== fjord ==
## pe_tile_new_unq1
module pe_tile_new_unq1 (
clk,
config_addr,
config_data,
out_BUS16_S0_T0,
in_BUS16_S0_T0,
out_BUS16_S0_T1,
in_BUS16_S0_T1,
out_BUS16_S0_T2,
in_BUS16_S0_T2,
out_BUS16_S0_T3,
in_BUS16_S0_T3,
out_BUS16_S0_T4,
in_BUS16_S0_T4,
out_BUS16_S1_T0,
in_BUS16_S1_T0,
out_BUS16_S1_T1,
in_BUS16_S1_T1,
out_BUS16_S1_T2,
in_BUS16_S1_T2,
out_BUS16_S1_T3,
in_BUS16_S1_T3,
out_BUS16_S1_T4,
in_BUS16_S1_T4,
out_BUS16_S2_T0,
in_BUS16_S2_T0,
out_BUS16_S2_T1,
in_BUS16_S2_T1,
out_BUS16_S2_T2,
in_BUS16_S2_T2,
out_BUS16_S2_T3,
in_BUS16_S2_T3,
out_BUS16_S2_T4,
in_BUS16_S2_T4,
out_BUS16_S3_T0,
in_BUS16_S3_T0,
out_BUS16_S3_T1,
in_BUS16_S3_T1,
out_BUS16_S3_T2,
in_BUS16_S3_T2,
out_BUS16_S3_T3,
in_BUS16_S3_T3,
out_BUS16_S3_T4,
in_BUS16_S3_T4,
out_BUS1_S0_T0,
in_BUS1_S0_T0,
out_BUS1_S0_T1,
in_BUS1_S0_T1,
out_BUS1_S0_T2,
in_BUS1_S0_T2,
out_BUS1_S0_T3,
in_BUS1_S0_T3,
out_BUS1_S0_T4,
in_BUS1_S0_T4,
out_BUS1_S1_T0,
in_BUS1_S1_T0,
out_BUS1_S1_T1,
in_BUS1_S1_T1,
out_BUS1_S1_T2,
in_BUS1_S1_T2,
out_BUS1_S1_T3,
in_BUS1_S1_T3,
out_BUS1_S1_T4,
in_BUS1_S1_T4,
out_BUS1_S2_T0,
in_BUS1_S2_T0,
out_BUS1_S2_T1,
in_BUS1_S2_T1,
out_BUS1_S2_T2,
in_BUS1_S2_T2,
out_BUS1_S2_T3,
in_BUS1_S2_T3,
out_BUS1_S2_T4,
in_BUS1_S2_T4,
out_BUS1_S3_T0,
in_BUS1_S3_T0,
out_BUS1_S3_T1,
in_BUS1_S3_T1,
out_BUS1_S3_T2,
in_BUS1_S3_T2,
out_BUS1_S3_T3,
in_BUS1_S3_T3,
out_BUS1_S3_T4,
in_BUS1_S3_T4,
reset,
tile_id
);
Size: about 6400 cells after synthesis, about 550 flip-flops, about 0.051 sq mm of cells after synthesis.
clock: 30.2 ns
lec_check: 0
abc_area: 0
cap_margin: 20
cell_pad_in_sites_global_placement: 1
core_margin: 2
core_utilization: 45
cts_cluster_size: 43
gpl_routability_driven: 1
hold_slack_margin: 0.08
max_routing_layer: met5
min_routing_layer: met1
place_density_lb_addon: 0.25
slew_margin: 20
run.sh (not shown) runs the stock make flow with config.mk's settings and CLKGATE_MAP_FILE=.
fjord: flow completed, timing, DRC and antenna clean
Modified inputs, lagoon compared to fjord
Settings: SETUP_SLACK_MARGIN now -0.24, previously not set; TNS_END_PERCENT now 55, previously not set; CELL_PAD_IN_SITES_DETAIL_PLACEMENT now 1, previously not set; CAP_MARGIN now 30, was 20; CORE_ASPECT_RATIO now 0.52, previously not set; HOLD_SLACK_MARGIN no longer set, was 0.08; CORE_MARGIN now 9, was 2; the clock period (ns, I/O delays scaled along) now 28.0, was 30.2.
Notes after the runs:
Having completed the whole flow, lagoon delivered a layout that passed the timing, design-rule and antenna checks. Final worst-path cycle share, fjord and lagoon, higher one = lagoon. Summary of lagoon over fjord: number of filler cells placed in the layout picked up an extra 2617; buffering overhead went up 0.90 points; static leakage stayed essentially flat.
> inputs changed (lagoon -> garnet)
Settings: changing CAP_MARGIN from 30 to 20; removing GPL_ROUTABILITY_DRIVEN (formerly 1); removing CTS_CLUSTER_SIZE (formerly 43); removing PLACE_DENSITY_LB_ADDON (formerly 0.25); removing ABC_AREA (formerly 0); changing CORE_MARGIN from 9 to 2; removing CELL_PAD_IN_SITES_GLOBAL_PLACEMENT (formerly 1); removing CORE_ASPECT_RATIO (formerly 0.52); removing SETUP_SLACK_MARGIN (formerly -0.24); removing CELL_PAD_IN_SITES_DETAIL_PLACEMENT (formerly 1); removing MAX_ROUTING_LAYER (formerly met5); removing MIN_ROUTING_LAYER (formerly met1); removing TNS_END_PERCENT (formerly 55); changing the clock period (ns, I/O delays scaled along) from 28.0 to 10.6.
[summary]
- lagoon and garnet: one clean run, lagoon; the rest did not finish clean.
- Taking lagoon as the reference, in garnet total of max-cap violations shows no meaningful change, worst-skew pair later-pin latency decreased by 0.04 ns relative to the old numbers, combined area of all synthesized cells ~0 delta.
- Relative to lagoon, share of total power in combinational logic has gone up in garnet.
- STATUS post-layout worst setup margin: garnet loses against lagoon
Here is what was changed in the inputs of onyx compared with garnet.
Settings: SETUP_SLACK_MARGIN now -1.01, previously not set; CTS_CLUSTER_SIZE now 37, previously not set; CORE_UTILIZATION now 51, was 45.
Results
The reported leakage power in garnet is 1.10 times that in onyx. onyx finished every stage; the final checks, however, were not passed, the failures being setup timing. Compare onyx and garnet | total of clock buffers placed in the layout higher: garnet. As far as area fraction in and, or, nand and nor cells goes, garnet and onyx are indistinguishable; the numbers are identical. Relative to garnet, fill cell total of the finished layout has gone down in onyx. Compared with garnet, onyx shows a worst clock skew that is 0.014 ns lower. Share of the clock period used by the worst path ended up 3.0 points higher on onyx than on garnet. onyx reports a lower cell area than garnet does.
Power and IR drop assume default switching activity.
